## oak
// Cfu
module Cfu (
    input               cmd_valid,
    output              cmd_ready,
    input      [9:0]    cmd_payload_function_id,
    input      [31:0]   cmd_payload_inputs_0,
    input      [31:0]   cmd_payload_inputs_1,
    output reg          rsp_valid,
    input               rsp_ready,
    output reg [31:0]   rsp_payload_outputs_0,
    input               reset,
    input               clk
);
Settings: LEC_CHECK=0, ABC_AREA=1, CAP_MARGIN=20, CELL_PAD_IN_SITES_DETAIL_PLACEMENT=2, CELL_PAD_IN_SITES_GLOBAL_PLACEMENT=0, CORE_ASPECT_RATIO=0.89, CORE_MARGIN=9, CORE_UTILIZATION=44, CTS_CLUSTER_SIZE=30, GPL_TIMING_DRIVEN=0, MAX_ROUTING_LAYER=met5, MIN_ROUTING_LAYER=met2, SETUP_SLACK_MARGIN=-0.59, SLEW_MARGIN=10, TNS_END_PERCENT=25; clock period 6.99 ns.
run.sh (not shown) runs the stock make flow with config.mk's settings and CLKGATE_MAP_FILE=.
oak did not run to completion, as it errored out during 4_1_cts.
The following lists how pine was set up differently from oak:
# oak
export LEC_CHECK = 0
export ABC_AREA = 1
export CAP_MARGIN = 20
export CELL_PAD_IN_SITES_DETAIL_PLACEMENT = 2
export CELL_PAD_IN_SITES_GLOBAL_PLACEMENT = 0
export CORE_ASPECT_RATIO = 0.89
export CORE_MARGIN = 9
export CORE_UTILIZATION = 44
export CTS_CLUSTER_SIZE = 30
export GPL_TIMING_DRIVEN = 0
export MAX_ROUTING_LAYER = met5
export MIN_ROUTING_LAYER = met2
export SETUP_SLACK_MARGIN = -0.59
export SLEW_MARGIN = 10
export TNS_END_PERCENT = 25
create_clock -name core_clock -period 6.99 [get_ports {clk}]
# pine
export LEC_CHECK = 0
export CAP_MARGIN = 20
export CORE_MARGIN = 2
export CORE_UTILIZATION = 68
export CTS_CLUSTER_SIZE = 31
export SLEW_MARGIN = 20
create_clock -name core_clock -period 8.64 [get_ports {clk}]
Results
Synthesized cell count in pine is 478 lower than in oak. Relative to oak, the die boundary height of pine is lower by about 24%. Summary: with oak as the reference, area of placed instances in pine moved up slightly. Detailed placement HPWL: higher on oak. Going from oak to pine, count of instantiated cells in the yosys netlist dropped 24%; starting density of the core climbed 24 points; width of the die dropped 31%. oak: DPL-0033 in 4_1_cts -> run aborted. Although it ran to completion, pine produced a layout that fails the final checks because of negative setup slack.
Edits applied to the flow inputs when going from pine to birch:
# pine
export LEC_CHECK = 0
export CAP_MARGIN = 20
export CORE_MARGIN = 2
export CORE_UTILIZATION = 68
export CTS_CLUSTER_SIZE = 31
export SLEW_MARGIN = 20
create_clock -name core_clock -period 8.64 [get_ports {clk}]
# birch
export LEC_CHECK = 0
export CAP_MARGIN = 20
export CORE_MARGIN = 2
export CORE_UTILIZATION = 40
export SLEW_MARGIN = 20
create_clock -name core_clock -period 11.6 [get_ports {clk}]
### Flow results
- birch completed; timing, DRC and antenna clean
- Summary of birch over pine: final cell count without fillers went down 41, mean number of vias per cell lost about 16%, clock buffer and inverter area fraction after layout level.
- | final instance area | birch vs pine | 14% lower |
- birch ends up with a worst setup slack that is 1580 ps higher than in pine.
- | total global routing track utilization | birch vs pine | 19 points lower |
- Mux cell area share after synthesis: birch vs pine identical
Changes in maple relative to birch:
# birch
export LEC_CHECK = 0
export CAP_MARGIN = 20
export CORE_MARGIN = 2
export CORE_UTILIZATION = 40
export SLEW_MARGIN = 20
create_clock -name core_clock -period 11.6 [get_ports {clk}]
# maple
export LEC_CHECK = 0
export CAP_MARGIN = 20
export CORE_MARGIN = 2
export CORE_UTILIZATION = 66
export CTS_CLUSTER_DIAMETER = 27
export SLEW_MARGIN = 20
create_clock -name core_clock -period 9.96 [get_ports {clk}]
## What came out
The flow completed for maple, but it is not clean: the layout still shows negative setup slack.
NOTE: part of the cycle the worst path needs in maple exceeds that of birch
Comparing birch against maple, there is no change at all in post-synthesis register bit count.
Compare birch and maple | met2 layer wire length in the routed design higher: maple
Compared with birch, maple shows worst hold slack after final layout higher by 5.6 ps.
Looking at number of cells on the critical path, maple sits 6.3% below birch.


The RTL this note starts from:
==> flow/design.v <==
module Cfu (
    input               cmd_valid,
    output              cmd_ready,
    input      [9:0]    cmd_payload_function_id,
    input      [31:0]   cmd_payload_inputs_0,
    input      [31:0]   cmd_payload_inputs_1,
    output reg          rsp_valid,
    input               rsp_ready,
    output reg [31:0]   rsp_payload_outputs_0,
    input               reset,
    input               clk
);
    wire signed [15:0] prod_0, prod_1, prod_2, prod_3;
    assign prod_0 = ($signed(cmd_payload_inputs_0[7:0])) * $signed(cmd_payload_inputs_1[7:0]);
    assign prod_1 = ($signed(cmd_payload_inputs_0[15:8])) * $signed(cmd_payload_inputs_1[15:8]);
    assign prod_2 = ($signed(cmd_payload_inputs_0[23:16])) * $signed(cmd_payload_inputs_1[23:16]);
    assign prod_3 = ($signed(cmd_payload_inputs_0[31:24])) * $signed(cmd_payload_inputs_1[31:24]);
    wire signed [31:0] sum_prods;
    assign sum_prods = prod_0 + prod_1 + prod_2 + prod_3;
    assign cmd_ready = ~rsp_valid;   
    always @(posedge clk) begin
        if (reset) begin
            rsp_payload_outputs_0 <= 32'b0;
            rsp_valid <= 1'b0;
        end else if (rsp_valid) begin
                rsp_valid <= ~rsp_ready;
            end else if (cmd_valid) begin
                    rsp_valid <= 1'b1;
                    rsp_payload_outputs_0 <= |cmd_payload_function_id[9:3]
                        ? 32'b0
                        : rsp_payload_outputs_0 + sum_prods;
                end
            end
endmodule
clock: 9.92 ns
lec_check: 0
cap_margin: 20
core_margin: 2
core_utilization: 71
cts_cluster_size: 68
place_density_lb_addon: 0.24
slew_margin: 20
The starting point ended with an error in global routing (5_1_grt).
==> next run, changes <==
CTS_CLUSTER_SIZE = default   (was 68)
TNS_END_PERCENT = 5   (was default)
What happened: The changed run finished but failed the layout checks on negative setup slack; die size does not change; synthesized cell count is unchanged; area after synthesis does not change.
==> next run, changes <==
CORE_UTILIZATION = 40   (was 71)
PLACE_DENSITY_LB_ADDON = default   (was 0.24)
TNS_END_PERCENT = default   (was 5)
clock period = 12.0 ns   (was 9.92 ns; I/O delays follow)
The new run completed with no timing, DRC or antenna violations.
Utilization fell by 46 points.
Global-route usage fell by 27 points.
Sequential share of layout area rises by 0.41 points.
Clock-buffer cell count stays the same.
Routed wire length fell by well over a third.
Clock skew came out lower by 0.011 ns.
==> next run, changes <==
CORE_ASPECT_RATIO = 1.26   (was default)
CORE_UTILIZATION = 26   (was 40)
GPL_ROUTABILITY_DRIVEN = 0   (was default)
PLACE_DENSITY = 0.82   (was default)
SETUP_SLACK_MARGIN = -1.13   (was default)
SLEW_MARGIN = 5   (was 20)
TNS_END_PERCENT = 15   (was default)
- die area increases by well over a third
- global-route usage fell by 6.1 points
- utilization came out lower by 15 points
- synthesized area stays the same
- routed wire length goes up by a few percent
==> next run, changes <==
CORE_ASPECT_RATIO = 0.5   (was 1.26)
CORE_UTILIZATION = 65   (was 26)
GPL_ROUTABILITY_DRIVEN = default   (was 0)
PLACE_DENSITY = default   (was 0.82)
PLACE_DENSITY_LB_ADDON = 0.29   (was default)
SETUP_SLACK_MARGIN = default   (was -1.13)
SLEW_MARGIN = 20   (was 5)
TNS_END_PERCENT = default   (was 15)
The changed run completed with no timing, DRC or antenna violations; utilization increases by 44 points; die area decreases by 59%; setup slack loses 0.16 ns; critical path depth decreases by 1.
==> next run, changes <==
CORE_ASPECT_RATIO = 1.26   (was 0.5)
CORE_UTILIZATION = 33   (was 65)
GPL_ROUTABILITY_DRIVEN = 0   (was default)
PLACE_DENSITY_LB_ADDON = default   (was 0.29)
SETUP_SLACK_MARGIN = -1.13   (was default)
SLEW_MARGIN = 5   (was 20)
TNS_END_PERCENT = 15   (was default)
The changed run went through all stages and came out clean.
Cell count goes up by about 16%.
Setup slack gains 0.18 ns.
Wire length goes up by 1.2%.
Fmax goes up by 1.6%.
Via count goes down by about 2.4%.
